// fifo
module fifo#(parameter DEPTH = 16,
             parameter WIDTH = 16)(
  	input logic clk,
  	input logic rst,
  	input logic push_i,
    input logic [WIDTH-1:0] push_data_i,
  	input logic pop_i,
    output logic [WIDTH-1:0] pop_data_i,
    output logic fifo_full,
    output logic fifo_empty);
  localparam addr_bits = $clog2(DEPTH);
  localparam PUSH_ONLY = 2'b10;
  localparam POP_ONLY = 2'b01;
  localparam PUSH_AND_POP = 2'b11;
  logic [DEPTH-1:0][WIDTH-1:0] mem_queue;
  logic [addr_bits:0] rd_ptr, wr_ptr, nxt_rd_ptr, nxt_wr_ptr;
  logic [addr_bits:0] max_index_ptr, min_index_ptr;
  assign max_index_ptr = {1'b1,{addr_bits{1'b0}}};
  assign min_index_ptr = {addr_bits+1{1'b0}};
  assign fifo_full = (rd_ptr[addr_bits] != wr_ptr[addr_bits] ) && (rd_ptr[addr_bits-1:0] == wr_ptr[addr_bits-1:0] );
  assign fifo_empty = (rd_ptr == wr_ptr);
  assign nxt_rd_ptr = rd_ptr + {{addr_bits{1'b0}},1'b1};
  assign nxt_wr_ptr = wr_ptr + {{addr_bits{1'b0}},1'b1};
  always@(posedge clk) begin
    if (rst) begin
      rd_ptr <= {addr_bits+1{1'b0}};
      wr_ptr <= {addr_bits+1{1'b0}};
    end
    else begin
      case({push_i,pop_i})
        PUSH_ONLY: begin
          mem_queue[wr_ptr[addr_bits-1:0]] <= push_data_i;          
		  wr_ptr <= nxt_wr_ptr;
        end
        POP_ONLY: begin 
          pop_data_i <= mem_queue[rd_ptr[addr_bits-1:0]];
          rd_ptr <= nxt_rd_ptr;
        end
        PUSH_AND_POP: begin
          mem_queue[wr_ptr[addr_bits-1:0]] <= push_data_i;
  ...
Size in the first run: roughly 800 cells after synthesis, roughly 280 flip-flops.
clock: 1.98 ns
lec_check: 0
cap_margin: 20
cell_pad_in_sites_global_placement: 0
core_margin: 2
core_utilization: 70
gpl_routability_driven: 0
gpl_timing_driven: 1
hold_slack_margin: 0.16
min_routing_layer: met1
place_density: 0.39
slew_margin: 20
run.sh (not shown) runs the stock make flow with config.mk's settings and CLKGATE_MAP_FILE=.
The first run finished with negative setup slack left.
Change:
Settings changed: CORE_UTILIZATION 70 to 72, PLACE_DENSITY 0.39 to not set, PLACE_DENSITY_LB_ADDON set to 0.27.
Clock period 1.98 ns to 2.99 ns, I/O delays scaled along.
=> With this change the flow completed without violations. Via count came out lower by roughly a tenth. Worst hold slack degrades by 0.034 ns. Global-route usage came out lower by 6.4 points. Count of clock-buffer cells in the layout came out higher by 6. Sequential share of layout area came out higher by 6.2 points. Worst setup slack improves by 0.52 ns. Core utilization came out lower by 9.4 points. Combinational power came out lower by well over a third.
Change:
Settings changed: CTS_CLUSTER_SIZE set to 35, HOLD_SLACK_MARGIN 0.16 to 0.29, PLACE_DENSITY set to 0.39, PLACE_DENSITY_LB_ADDON 0.27 to not set, SLEW_MARGIN 20 to 40.
Clock period 2.99 ns to 1.93 ns, I/O delays scaled along.
This time the run finished with negative setup slack left.
Worst setup slack got worse by 0.67 ns.
Count of clock-buffer cells in the layout stays the same.
First-iteration DRC count climbs by well over a third.
Die area does not change.
Global-route usage increases by 10 points.
Non-clock buffer count is higher by 104.
Flip-flop count does not change.
Wire length rose by well over a third.
Design area grows by about a fifth.
Power came out higher by well over a third.
Fmax increases by about a fifth.
Change:
Settings changed: CORE_UTILIZATION 72 to 69, CTS_CLUSTER_SIZE 35 to not set, HOLD_SLACK_MARGIN 0.29 to 0.16, SLEW_MARGIN 40 to 20.
Clock period 1.93 ns to 1.98 ns, I/O delays scaled along.
The changed run finished but fails on negative setup slack. Clock skew falls by 0.0053 ns. Fmax increases by about 10%. Non-clock buffer count shrinks by 34. Hold slack is worse by 0.0080 ns. Clock power drops by about 9%. First-iteration DRC count falls by about 40%. Area after synthesis is unchanged. Worst setup slack gets better by 0.27 ns. Routed wire length falls by about 22%. Clock-buffer cell count does not change.
Change:
Settings changed: CORE_UTILIZATION 69 to 72, HOLD_SLACK_MARGIN 0.16 to 0.29.
Clock period 1.98 ns to 2.13 ns, I/O delays scaled along.
- The changed run finished with negative setup slack left
- synthesized area stays the same
- sequential power fell by 7.0%
- cell area drops by 1.3%
- worst hold slack is worse by 0.0042 ns
- utilization increases by 2.3 points
- power decreases by 8.4%
- clock-buffer cell count drops by 3
- sequential share of layout area grows by 0.63 points
- global-route usage went up by 0.85 points
- non-clock buffer count goes down by 16
- routed wire length stays flat
Change:
Settings changed: CELL_PAD_IN_SITES_GLOBAL_PLACEMENT 0 to not set, CORE_UTILIZATION 72 to 24, GPL_ROUTABILITY_DRIVEN 0 to not set, GPL_TIMING_DRIVEN 1 to not set, HOLD_SLACK_MARGIN 0.29 to not set, MIN_ROUTING_LAYER met1 to not set, PLACE_DENSITY 0.39 to not set.
Clock period 2.13 ns to 7.56 ns, I/O delays scaled along.
After rerunning:
- With this change the flow ran to the end with no violations
- cell area shrinks by about 5%
- area after synthesis does not change
- die area climbs to 2.9 times its value
- sequential share of layout area came out higher by 2.7 points

* * *

Starting RTL as in the previous note.
Settings: LEC_CHECK=0, ABC_AREA=1, CAP_MARGIN=0, CELL_PAD_IN_SITES_DETAIL_PLACEMENT=1, CELL_PAD_IN_SITES_GLOBAL_PLACEMENT=1, CORE_MARGIN=7, CORE_UTILIZATION=41, GPL_ROUTABILITY_DRIVEN=0, GPL_TIMING_DRIVEN=0, HOLD_SLACK_MARGIN=0.16, MIN_ROUTING_LAYER=met1, PLACE_DENSITY=0.93, SLEW_MARGIN=20, TNS_END_PERCENT=70; clock period 3.62 ns.
The first run ran to the end with violations: negative setup slack.
Edit:
- ABC_AREA: 1 -> unset
- CAP_MARGIN: 0 -> 20
- CELL_PAD_IN_SITES_DETAIL_PLACEMENT: 1 -> unset
- CELL_PAD_IN_SITES_GLOBAL_PLACEMENT: 1 -> 0
- CORE_MARGIN: 7 -> 2
- CORE_UTILIZATION: 41 -> 72
- CTS_CLUSTER_DIAMETER: unset -> 231
- GPL_TIMING_DRIVEN: 0 -> 1
- PLACE_DENSITY: 0.93 -> 0.38
- TNS_END_PERCENT: 70 -> unset
- clock period: 3.62 -> 2.92 ns (I/O delays scaled with it)
=> This time the run finished with timing, DRC and antenna clean; global-route usage goes down by 0.43 points; utilization increases by 33 points; via count drops by well over a third; worst setup slack gets better by 0.21 ns; routed wire length shrinks by well over a third; area after synthesis falls by a little under a tenth.
Edit:
- CELL_PAD_IN_SITES_GLOBAL_PLACEMENT: 0 -> 1
- CORE_UTILIZATION: 72 -> 56
- CTS_CLUSTER_DIAMETER: 231 -> unset
- PLACE_DENSITY: 0.38 -> 0.39
- clock period: 2.92 -> 2.46 ns (I/O delays scaled with it)
Result:
- The new run went through all stages and came out clean
- total power rises by 24%
- fmax rises by 18%
- area after synthesis stays the same
- setup slack loses 0.047 ns
- core utilization falls by 15 points
- die area rises by 28%
- global-route usage falls by 5.3 points
- cell area rises by 3.1%
- hold slack loses 0.019 ns
- clock-buffer cell count does not change
Edit:
- CELL_PAD_IN_SITES_GLOBAL_PLACEMENT: 1 -> unset
- CORE_UTILIZATION: 56 -> 40
- GPL_ROUTABILITY_DRIVEN: 0 -> unset
- GPL_TIMING_DRIVEN: 1 -> unset
- HOLD_SLACK_MARGIN: 0.16 -> unset
- MIN_ROUTING_LAYER: met1 -> unset
- PLACE_DENSITY: 0.39 -> unset
- clock period: 2.46 -> 3.41 ns (I/O delays scaled with it)
Routed wire length is lower by 3.9%.
Global-route usage goes down by 7.8 points.
Worst hold slack improves by 0.013 ns.
Power goes down by 27%.
Fmax fell by 23%.
Via count falls by 5.0%.
Cell count is higher by 8.5%.
Cell area is lower by 1.1%.
Non-clock buffer count falls by 29.
No activity file was given, so power comes from the tool's default toggle rates.
